==> flow/design.v (excerpt) <==
module Risc_16_bit(
 input clk,
 input rst,
 output [15:0] imem_addr,
 input  [15:0] imem_data,
 output        dmem_we,
 output [2:0]  dmem_addr,
 output [15:0] dmem_wdata
);
Settings: LEC_CHECK=0, CAP_MARGIN=40, CELL_PAD_IN_SITES_GLOBAL_PLACEMENT=0, CORE_MARGIN=2, CORE_UTILIZATION=68, CTS_CLUSTER_DIAMETER=213, GPL_ROUTABILITY_DRIVEN=0, GPL_TIMING_DRIVEN=1, SETUP_SLACK_MARGIN=0.26, SLEW_MARGIN=20, TNS_END_PERCENT=70; clock period 5.23 ns.
run.sh (not shown) runs the stock make flow with config.mk's settings and CLKGATE_MAP_FILE=.
The first run did not get past global routing (5_1_grt).
Then changed:
Settings changed: CAP_MARGIN 40 to 20, CELL_PAD_IN_SITES_GLOBAL_PLACEMENT 0 to default, CORE_UTILIZATION 68 to 40, CTS_CLUSTER_DIAMETER 213 to default, GPL_ROUTABILITY_DRIVEN 0 to default, GPL_TIMING_DRIVEN 1 to default, SETUP_SLACK_MARGIN 0.26 to default, TNS_END_PERCENT 70 to default.
Clock period 5.23 ns to 6.33 ns, I/O delays scaled along.
After rerunning:
- The new run completed without violations
- synthesized area stays the same
- die area rises by about 70%
- synthesized cell count is unchanged
Then changed:
Settings changed: ABC_AREA from default to 1, CORE_UTILIZATION 40 to 63.
Clock period 6.33 ns to 2.63 ns, I/O delays scaled along.
What happened:
- Now the flow aborted during global routing (5_1_grt)
- die size is lower by well over a third
- synthesized area drops by a few percent
- synthesized cell count came out higher by a quarter to a third
Then changed:
Settings changed: CORE_UTILIZATION 63 to 70.
Clock period 2.63 ns to 2.14 ns, I/O delays scaled along.
=> This time the run did not get past clock tree synthesis (4_1_cts) (DPL-0033). Synthesized area stays the same. Synthesized cell count does not change. Die area goes down by 9.8%.

* * *

## lagoon
Risc_16_bit again, from the RTL that the note above started with.
clock: 9.49 ns
lec_check: 0
cap_margin: 40
core_margin: 2
core_utilization: 52
cts_cluster_diameter: 62
gpl_routability_driven: 0
hold_slack_margin: -0.05
setup_slack_margin: 0.51
slew_margin: 15
tns_end_percent: 40
Modified inputs, nickel compared to lagoon
- removing TNS_END_PERCENT (formerly 40)
- removing HOLD_SLACK_MARGIN (formerly -0.05)
- removing CTS_CLUSTER_DIAMETER (formerly 62)
- removing SETUP_SLACK_MARGIN (formerly 0.51)
- removing GPL_ROUTABILITY_DRIVEN (formerly 0)
- changing CAP_MARGIN from 40 to 20
- changing CORE_UTILIZATION from 52 to 46
- changing SLEW_MARGIN from 15 to 20
- changing the clock period (ns, I/O delays scaled along) from 9.49 to 6.33
==> results <==
- Summary of nickel over lagoon: static leakage power has increased; post-route clock period utilization has increased; non-clock buffer count has increased.
- The clock power of nickel exceeds that of lagoon by about 40%.
- Sort lagoon and nickel by clock network fraction of total power asc -> top: nickel
- The synthesis-to-layout area growth number comes out higher for nickel vs lagoon.
- Lower final area was reported by lagoon, not nickel.
- nickel | status: complete | timing, DRC, antenna: pass
- No stage failed in lagoon, and the final checks on the layout all came back clean.
## Diff of input files: willow against nickel
- CORE_UTILIZATION now 64, was 46
- SETUP_SLACK_MARGIN now 1.18, previously not set
- the clock period (ns, I/O delays scaled along) now 4.3, was 6.33
Notes after the runs:
- Note that the die outline width recorded for nickel amounts to 1.18 times the value seen in willow.
- Diff nickel -> willow: post-synthesis instance total flat, worst slack after detailed placement went down by 1.39 ns.
- What willow reported for core outline area has to be multiplied by 1.4 to get the figure for nickel.
- Quantity of hold-fixing buffers added after cts came out exactly the same in nickel and willow.
- Seen in the log of willow: GRT-0116 during global routing, after which the run never completed.
- Of willow and nickel, it is willow that has the higher floorplan utilization.
- Floorplan die area improves in willow relative to nickel.
- Note that the number of rows in the core area recorded for nickel amounts to 1.19 times the value seen in willow.
What pepper does differently from willow at the input level:
- changing CORE_UTILIZATION from 64 to 72
- removing SETUP_SLACK_MARGIN (formerly 1.18)
- changing the clock period (ns, I/O delays scaled along) from 4.3 to 2.25
==> comparison <==
- On floorplan die width: between willow and pepper, it ends up lower for pepper.
- willow has a higher row count than pepper.
- pepper ended up with a lower overall die area than willow did.
- Placer congestion estimate (higher): pepper
- pepper vs willow: die outline height down by a few percent
- Comparing post-placement worst setup slack for willow and pepper, the smaller number came from pepper.
- pepper did not finish; a tool error ended it in clock tree synthesis.

* * *

Risc_16_bit again, from the RTL that the note above started with.
Settings: LEC_CHECK=0, ABC_AREA=1, CAP_MARGIN=40, CORE_ASPECT_RATIO=0.5, CORE_MARGIN=2, CORE_UTILIZATION=72, CTS_CLUSTER_DIAMETER=397, CTS_CLUSTER_SIZE=97, SETUP_SLACK_MARGIN=0.08, SLEW_MARGIN=35, TNS_END_PERCENT=5; clock period 1.3 ns.
The starting point failed in 4_1_cts on DPL-0038.
Rerun with:
==> flow/config.mk (replaced) <==
export PLATFORM = sky130hd
export DESIGN_NAME = Risc_16_bit
export DESIGN_NICKNAME = Risc_16_bit
export VERILOG_FILES = /design/flow/design.v
export SDC_FILE = /design/flow/constraint.sdc
export NUM_CORES = 4
export LEC_CHECK = 0
export CAP_MARGIN = 20
export CORE_MARGIN = 2
export CORE_UTILIZATION = 58
export SLEW_MARGIN = 20
==> flow/constraint.sdc (replaced) <==
create_clock -name core_clock -period 4.97 [get_ports {clk}]
set_input_delay 0.9940 -clock core_clock [delete_from_list [all_inputs] [get_ports {clk}]]
set_output_delay 0.9940 -clock core_clock [all_outputs]
set_load 0.01 [all_outputs]
After rerunning:
- The new run completed and failed the layout checks on setup timing
- die size rose by a quarter to a third
- synthesized area is higher by a few percent
- synthesized cell count came out lower by about a fifth
Rerun with:
--- a/flow/config.mk
+++ b/flow/config.mk
@@ -9,3 +9,4 @@
 export CORE_MARGIN = 2
-export CORE_UTILIZATION = 58
+export CORE_UTILIZATION = 71
+export CTS_CLUSTER_SIZE = 97
 export SLEW_MARGIN = 20
==> flow/constraint.sdc (replaced) <==
create_clock -name core_clock -period 6.7 [get_ports {clk}]
set_input_delay 1.3400 -clock core_clock [delete_from_list [all_inputs] [get_ports {clk}]]
set_output_delay 1.3400 -clock core_clock [all_outputs]
set_load 0.01 [all_outputs]
=> Now the flow completed without violations. Non-clock buffer count goes down by 353. Utilization rose by 1.3 points. Global-route usage goes up by 4.2 points. Final cell count drops by about a fifth. Power is lower by well over a third.
Rerun with:
--- a/flow/config.mk
+++ b/flow/config.mk
@@ -9,4 +9,4 @@
 export CORE_MARGIN = 2
-export CORE_UTILIZATION = 71
-export CTS_CLUSTER_SIZE = 97
+export CORE_UTILIZATION = 65
+export HOLD_SLACK_MARGIN = -0.09
 export SLEW_MARGIN = 20
==> flow/constraint.sdc (replaced) <==
create_clock -name core_clock -period 5.0 [get_ports {clk}]
set_input_delay 1.0000 -clock core_clock [delete_from_list [all_inputs] [get_ports {clk}]]
set_output_delay 1.0000 -clock core_clock [all_outputs]
set_load 0.01 [all_outputs]
After rerunning:
- The changed run completed and failed the layout checks on setup timing
- sequential cell count stays the same
- worst hold slack improved by 75 ps
- via count increases by about 22%
- routed wire length increases by 38%
- cell area increases by about 20%
- die area increases by 9.0%
- clock power increases by about 40%
Rerun with:
--- a/flow/config.mk
+++ b/flow/config.mk
@@ -9,4 +9,4 @@
 export CORE_MARGIN = 2
-export CORE_UTILIZATION = 65
-export HOLD_SLACK_MARGIN = -0.09
+export CORE_UTILIZATION = 72
+export PLACE_DENSITY = 0.4
 export SLEW_MARGIN = 20
==> flow/constraint.sdc (replaced) <==
create_clock -name core_clock -period 6.7 [get_ports {clk}]
set_input_delay 1.3400 -clock core_clock [delete_from_list [all_inputs] [get_ports {clk}]]
set_output_delay 1.3400 -clock core_clock [all_outputs]
set_load 0.01 [all_outputs]
After rerunning: Now the flow passed the timing, DRC and antenna checks. Area after synthesis stays the same. Non-clock buffer count goes down by 320. Total power goes down by 37%. Global-route usage goes down by 3.3 points. Die area goes down by 9.5%. Worst setup slack improves by 850 ps. Routed wire length goes down by 23%. Worst hold slack degrades by 73 ps. First-iteration DRC count goes down by 32%.
Rerun with:
--- a/flow/config.mk
+++ b/flow/config.mk
@@ -7,2 +7,3 @@
 export LEC_CHECK = 0
+export ABC_AREA = 1
 export CAP_MARGIN = 20
@@ -10,3 +11,4 @@
 export CORE_UTILIZATION = 72
-export PLACE_DENSITY = 0.4
+export CTS_CLUSTER_SIZE = 22
+export PLACE_DENSITY = 0.79
 export SLEW_MARGIN = 20
==> flow/constraint.sdc (replaced) <==
create_clock -name core_clock -period 2.37 [get_ports {clk}]
set_input_delay 0.4740 -clock core_clock [delete_from_list [all_inputs] [get_ports {clk}]]
set_output_delay 0.4740 -clock core_clock [all_outputs]
set_load 0.01 [all_outputs]
What happened: The new run stopped in 4_1_cts; area after synthesis fell by a few percent; die size came out lower by a few percent; synthesized cell count grows by a quarter to a third.

* * *

Risc_16_bit again, from the RTL that the note above started with.
Settings: LEC_CHECK=0, CAP_MARGIN=40, CELL_PAD_IN_SITES_GLOBAL_PLACEMENT=0, CORE_MARGIN=2, CORE_UTILIZATION=70, CTS_CLUSTER_DIAMETER=222, CTS_CLUSTER_SIZE=24, GPL_ROUTABILITY_DRIVEN=0, GPL_TIMING_DRIVEN=1, SETUP_SLACK_MARGIN=-0.18, SLEW_MARGIN=20, TNS_END_PERCENT=70; clock period 5.23 ns.
The baseline never finished: it broke off in global routing, error GRT-0232.
Edit:
Settings changed: CAP_MARGIN 40 to 20, CELL_PAD_IN_SITES_GLOBAL_PLACEMENT 0 to default, CORE_UTILIZATION 70 to 65, CTS_CLUSTER_DIAMETER 222 to default, CTS_CLUSTER_SIZE 24 to default, GPL_ROUTABILITY_DRIVEN 0 to default, GPL_TIMING_DRIVEN 1 to default, SETUP_SLACK_MARGIN -0.18 to default, TNS_END_PERCENT 70 to default.
Clock period 5.23 ns to 5.5 ns, I/O delays scaled along.
This time the run reached the layout checks and failed them: negative setup slack.
Synthesized area does not change.
Synthesized cell count does not change.
Die area rose by 7.5%.
Edit:
Settings changed: CORE_UTILIZATION 65 to 52, GPL_ROUTABILITY_DRIVEN from default to 0.
Clock period 5.5 ns to 6.4 ns, I/O delays scaled along.
=> Now the flow passed the timing, DRC and antenna checks. Via count came out lower by 21%. Die area came out higher by 24%. Area after synthesis does not change.
No activity file was given, so power comes from the tool's default toggle rates.
